Design ex2_1, start of the top module:
module ex2_1 (
	      input 		 clk, rst, validi,
	      input [31:0] 	 data_in,
	      output logic 	 valido, 
	      output logic [31:0] data_out
	      );
For scale: roughly 7300 cells after synthesis, roughly 170 flip-flops, roughly 0.060 sq mm of cells after synthesis.
make LEC_CHECK=0 CAP_MARGIN=15 CORE_MARGIN=2 CORE_UTILIZATION=72 CTS_CLUSTER_DIAMETER=376 CTS_CLUSTER_SIZE=97 PLACE_DENSITY=0.38 SETUP_SLACK_MARGIN=-0.58 SLEW_MARGIN=20 TNS_END_PERCENT=40 finish   # period 6.66 ns
run.sh (not shown) runs the stock make flow with config.mk's settings and CLKGATE_MAP_FILE=.
The first run finished with setup timing left.
Next try:
CAP_MARGIN = 20   (was 15)
CORE_UTILIZATION = 14   (was 72)
CTS_CLUSTER_DIAMETER = unset   (was 376)
CTS_CLUSTER_SIZE = unset   (was 97)
PLACE_DENSITY = unset   (was 0.38)
SETUP_SLACK_MARGIN = unset   (was -0.58)
TNS_END_PERCENT = unset   (was 40)
clock period = 13.6 ns   (was 6.66 ns; I/O delays follow)
With this change the flow completed with no timing, DRC or antenna violations; via count drops by 14%; utilization drops by 70 points; design area came out lower by 5.4%; flip-flop count does not change; hold slack is better by 0.0074 ns; first-iteration DRC count goes down by 38%; clock-buffer cell count fell by 2; non-clock buffer count is lower by 849; worst setup slack gets better by 3.9 ns.
Next try:
CORE_UTILIZATION = 72   (was 14)
CTS_CLUSTER_DIAMETER = 119   (was unset)
CTS_CLUSTER_SIZE = 94   (was unset)
SETUP_SLACK_MARGIN = 0.81   (was unset)
clock period = 2.85 ns   (was 13.6 ns; I/O delays follow)
Result:
- With this change the flow never finished: it broke off in 5_1_grt
- die size goes down by well over a third
- synthesized area stays the same
- synthesized cell count is unchanged
Next try:
CORE_UTILIZATION = 66   (was 72)
CTS_CLUSTER_DIAMETER = unset   (was 119)
CTS_CLUSTER_SIZE = unset   (was 94)
MAX_ROUTING_LAYER = met4   (was unset)
SETUP_SLACK_MARGIN = unset   (was 0.81)
TNS_END_PERCENT = 5   (was unset)
clock period = 8.94 ns   (was 2.85 ns; I/O delays follow)
Now the flow ran to the end with violations: setup timing.
Synthesized area is unchanged.
Die area goes up by 9.0%.
Synthesized cell count is unchanged.
Next try:
CAP_MARGIN = 15   (was 20)
CORE_UTILIZATION = 71   (was 66)
HOLD_SLACK_MARGIN = -0.09   (was unset)
MAX_ROUTING_LAYER = unset   (was met4)
TNS_END_PERCENT = unset   (was 5)
clock period = 8.13 ns   (was 8.94 ns; I/O delays follow)
- The new run finished but failed the layout checks on setup timing
- global-route usage rises by 3.3 points
- setup slack degrades by 0.75 ns
- via count rose by a few percent
- critical path depth fell by 3
- non-clock buffer count is higher by 216
- core utilization rises by 9.1 points
Next try:
CAP_MARGIN = 20   (was 15)
CORE_UTILIZATION = 40   (was 71)
HOLD_SLACK_MARGIN = unset   (was -0.09)
clock period = 10.0 ns   (was 8.13 ns; I/O delays follow)
Effect: The changed run went through all stages and came out clean. Final area went down by 5.6%. Via count went down by 8.2%. First-iteration DRC count went down by 32%.

---

Starting RTL as in the previous note.
make LEC_CHECK=0 CAP_MARGIN=10 CELL_PAD_IN_SITES_DETAIL_PLACEMENT=2 CELL_PAD_IN_SITES_GLOBAL_PLACEMENT=2 CORE_MARGIN=9 CORE_UTILIZATION=17 CTS_CLUSTER_DIAMETER=77 CTS_CLUSTER_SIZE=25 GPL_ROUTABILITY_DRIVEN=1 GPL_TIMING_DRIVEN=0 MIN_ROUTING_LAYER=met2 PLACE_DENSITY_LB_ADDON=0.13 SLEW_MARGIN=20 TNS_END_PERCENT=85 finish   # period 8.27 ns
The starting point finished but failed the layout checks on negative setup slack.
==> next run, changes <==
- CAP_MARGIN: 10 -> 20
- CELL_PAD_IN_SITES_DETAIL_PLACEMENT: 2 -> unset
- CELL_PAD_IN_SITES_GLOBAL_PLACEMENT: 2 -> unset
- CORE_MARGIN: 9 -> 2
- CORE_UTILIZATION: 17 -> 40
- CTS_CLUSTER_DIAMETER: 77 -> unset
- CTS_CLUSTER_SIZE: 25 -> unset
- GPL_ROUTABILITY_DRIVEN: 1 -> unset
- GPL_TIMING_DRIVEN: 0 -> unset
- MIN_ROUTING_LAYER: met2 -> unset
- PLACE_DENSITY_LB_ADDON: 0.13 -> unset
- TNS_END_PERCENT: 85 -> unset
- clock period: 8.27 -> 17.0 ns (I/O delays scaled with it)
Outcome: With this change the flow ran to the end with no violations. Die size came out lower by well over a third. Routed wire length came out lower by well over a third. Global-route usage drops by 7.5 points.
==> next run, changes <==
- clock period: 17.0 -> 9.8 ns (I/O delays scaled with it)
Setup slack degrades by 3.9 ns.
Cell count goes up by a few percent.
Design area rises by a few percent.
Wire length increases by a few percent.
Critical path depth drops by 3.

---

ex2_1 again, from the RTL that the note above started with.
## ex2_1
module ex2_1 (
	      input 		 clk, rst, validi,
	      input [31:0] 	 data_in,
	      output logic 	 valido, 
	      output logic [31:0] data_out
	      );
==> flow/config.mk <==
export PLATFORM = sky130hd
export DESIGN_NAME = ex2_1
export DESIGN_NICKNAME = ex2_1
export VERILOG_FILES = /design/flow/design.v
export SDC_FILE = /design/flow/constraint.sdc
export NUM_CORES = 4
export LEC_CHECK = 0
export CAP_MARGIN = 20
export CELL_PAD_IN_SITES_GLOBAL_PLACEMENT = 1
export CORE_ASPECT_RATIO = 0.67
export CORE_MARGIN = 2
export CORE_UTILIZATION = 72
export CTS_CLUSTER_DIAMETER = 373
export CTS_CLUSTER_SIZE = 61
export GPL_TIMING_DRIVEN = 0
export MAX_ROUTING_LAYER = met5
export MIN_ROUTING_LAYER = met2
export PLACE_DENSITY_LB_ADDON = 0.09
export SLEW_MARGIN = 20
export TNS_END_PERCENT = 20
==> flow/constraint.sdc <==
create_clock -name core_clock -period 9.73 [get_ports {clk}]
set_input_delay 1.9460 -clock core_clock [delete_from_list [all_inputs] [get_ports {clk}]]
set_output_delay 1.9460 -clock core_clock [all_outputs]
set_load 0.01 [all_outputs]
The starting point never finished: it broke off in 3_1_place_gp_skip_io.
Then changed:
- ABC_AREA: default -> 1
- CELL_PAD_IN_SITES_GLOBAL_PLACEMENT: 1 -> default
- CORE_ASPECT_RATIO: 0.67 -> default
- CTS_CLUSTER_DIAMETER: 373 -> 119
- CTS_CLUSTER_SIZE: 61 -> 10
- GPL_TIMING_DRIVEN: 0 -> default
- MAX_ROUTING_LAYER: met5 -> default
- MIN_ROUTING_LAYER: met2 -> default
- PLACE_DENSITY_LB_ADDON: 0.09 -> default
- SETUP_SLACK_MARGIN: default -> 0.81
- TNS_END_PERCENT: 20 -> default
- clock period: 9.73 -> 2.85 ns (I/O delays scaled with it)
After rerunning:
- This time the run failed in 5_1_grt
- synthesized area went down slightly
- synthesized cell count rose by a little under a tenth
- die area falls slightly
Then changed:
- ABC_AREA: 1 -> default
- CORE_UTILIZATION: 72 -> 66
- CTS_CLUSTER_DIAMETER: 119 -> default
- CTS_CLUSTER_SIZE: 10 -> default
- SETUP_SLACK_MARGIN: 0.81 -> default
- clock period: 2.85 -> 13.6 ns (I/O delays scaled with it)
Outcome:
- With this change the flow completed without violations
- synthesized area is higher by 0.67%
- die size rises by 9.7%
- synthesized cell count came out lower by 7.7%

---

The RTL this note starts from:
==> flow/design.v <==
module ex2_1 (
	      input 		 clk, rst, validi,
	      input [31:0] 	 data_in,
	      output logic 	 valido, 
	      output logic [31:0] data_out
	      );
   enum 			 {S0, S1, S2} state, next;
   logic [31:0]  		 a1, a2, a3;
   logic [31:0]			 counter;
   always_ff @(posedge clk or posedge rst) begin
      if (rst) begin
	 data_out <= 32'b0;
	 valido <= 1'b0;
	 state = S0;
	 counter = 0;
	 a1 = 0;
	 a2 = 0;
	 a3 = 0;
      end
      else begin
	 case (state)
	   S0: begin
	      if (validi) 
		  	begin
		  		a1 = data_in;
		  		a2 += data_in;
		  		a3 *= data_in;
		  		data_out <= a2;
		 		if(counter > 2 && (counter % 3 == 0)) 
					begin
	 	 				valido <= 1'b1;
		 			end
		 		next = S1;
		 		counter += 1;
		  	end
		  else 
		  	begin
		 		next = S0;
		 		counter = 0;
				valido <= 1'b0;
	      	end
	   end
	   S1: begin
	      if (validi) 
		  	begin
		 		a1 *= data_in;
		 		a2 = data_in;
		 		a3 += data_in;
		 		data_out <= a3;
		 		if(counter > 2 && (counter % 3 == 1)) 
					begin
	 	 				valido <= 1'b1;
		 			end
		 		next = S2;
		 		counter += 1;
			end	      
		  else 
		  	begin
				next = S0;
				counter = 0;
				valido <= 1'b0;
		  	end
	   end
	   S2: begin
	      if (validi) 
		  	begin
		 		a1 += data_in;
		 		a2 *= data_in;
		 		a3 = data_in;
		 		data_out <= a1;
		 		if(counter % 3 == 2) 
					begin
		 				valido <= 1'b1;
		  			end
	      		next = S0;
		  		counter += 1;
			end
		  else 
		  	begin
				next = S0;
		 		counter = 0;
				valido <= 1'b0;
			end
	   end
	 endcase
	 state = next;
      end
   end
endmodule
Settings: LEC_CHECK=0, ABC_AREA=1, CAP_MARGIN=15, CORE_MARGIN=2, CORE_UTILIZATION=72, CTS_CLUSTER_DIAMETER=225, HOLD_SLACK_MARGIN=-0.09, PLACE_DENSITY=0.65, SETUP_SLACK_MARGIN=2.18, SLEW_MARGIN=20, TNS_END_PERCENT=5; clock period 7.69 ns.
The baseline produced a layout that fails on negative setup slack.
Edit:
Settings changed: ABC_AREA 1 to not set, CAP_MARGIN 15 to 20, CORE_UTILIZATION 72 to 34, CTS_CLUSTER_DIAMETER 225 to not set, HOLD_SLACK_MARGIN -0.09 to not set, PLACE_DENSITY 0.65 to not set, SETUP_SLACK_MARGIN 2.18 to not set, TNS_END_PERCENT 5 to not set.
Clock period 7.69 ns to 9.8 ns, I/O delays scaled along.
After rerunning: The new run completed without violations; synthesized cell count shrinks by 7.7%; worst setup slack improved by 1.4 ns; clock-buffer cell count does not change; area after synthesis grows by 0.67%; utilization shrinks by 47 points; first-iteration DRC count shrinks by 29%; worst hold slack improved by 0.010 ns; wire length shrinks by 4.3%.
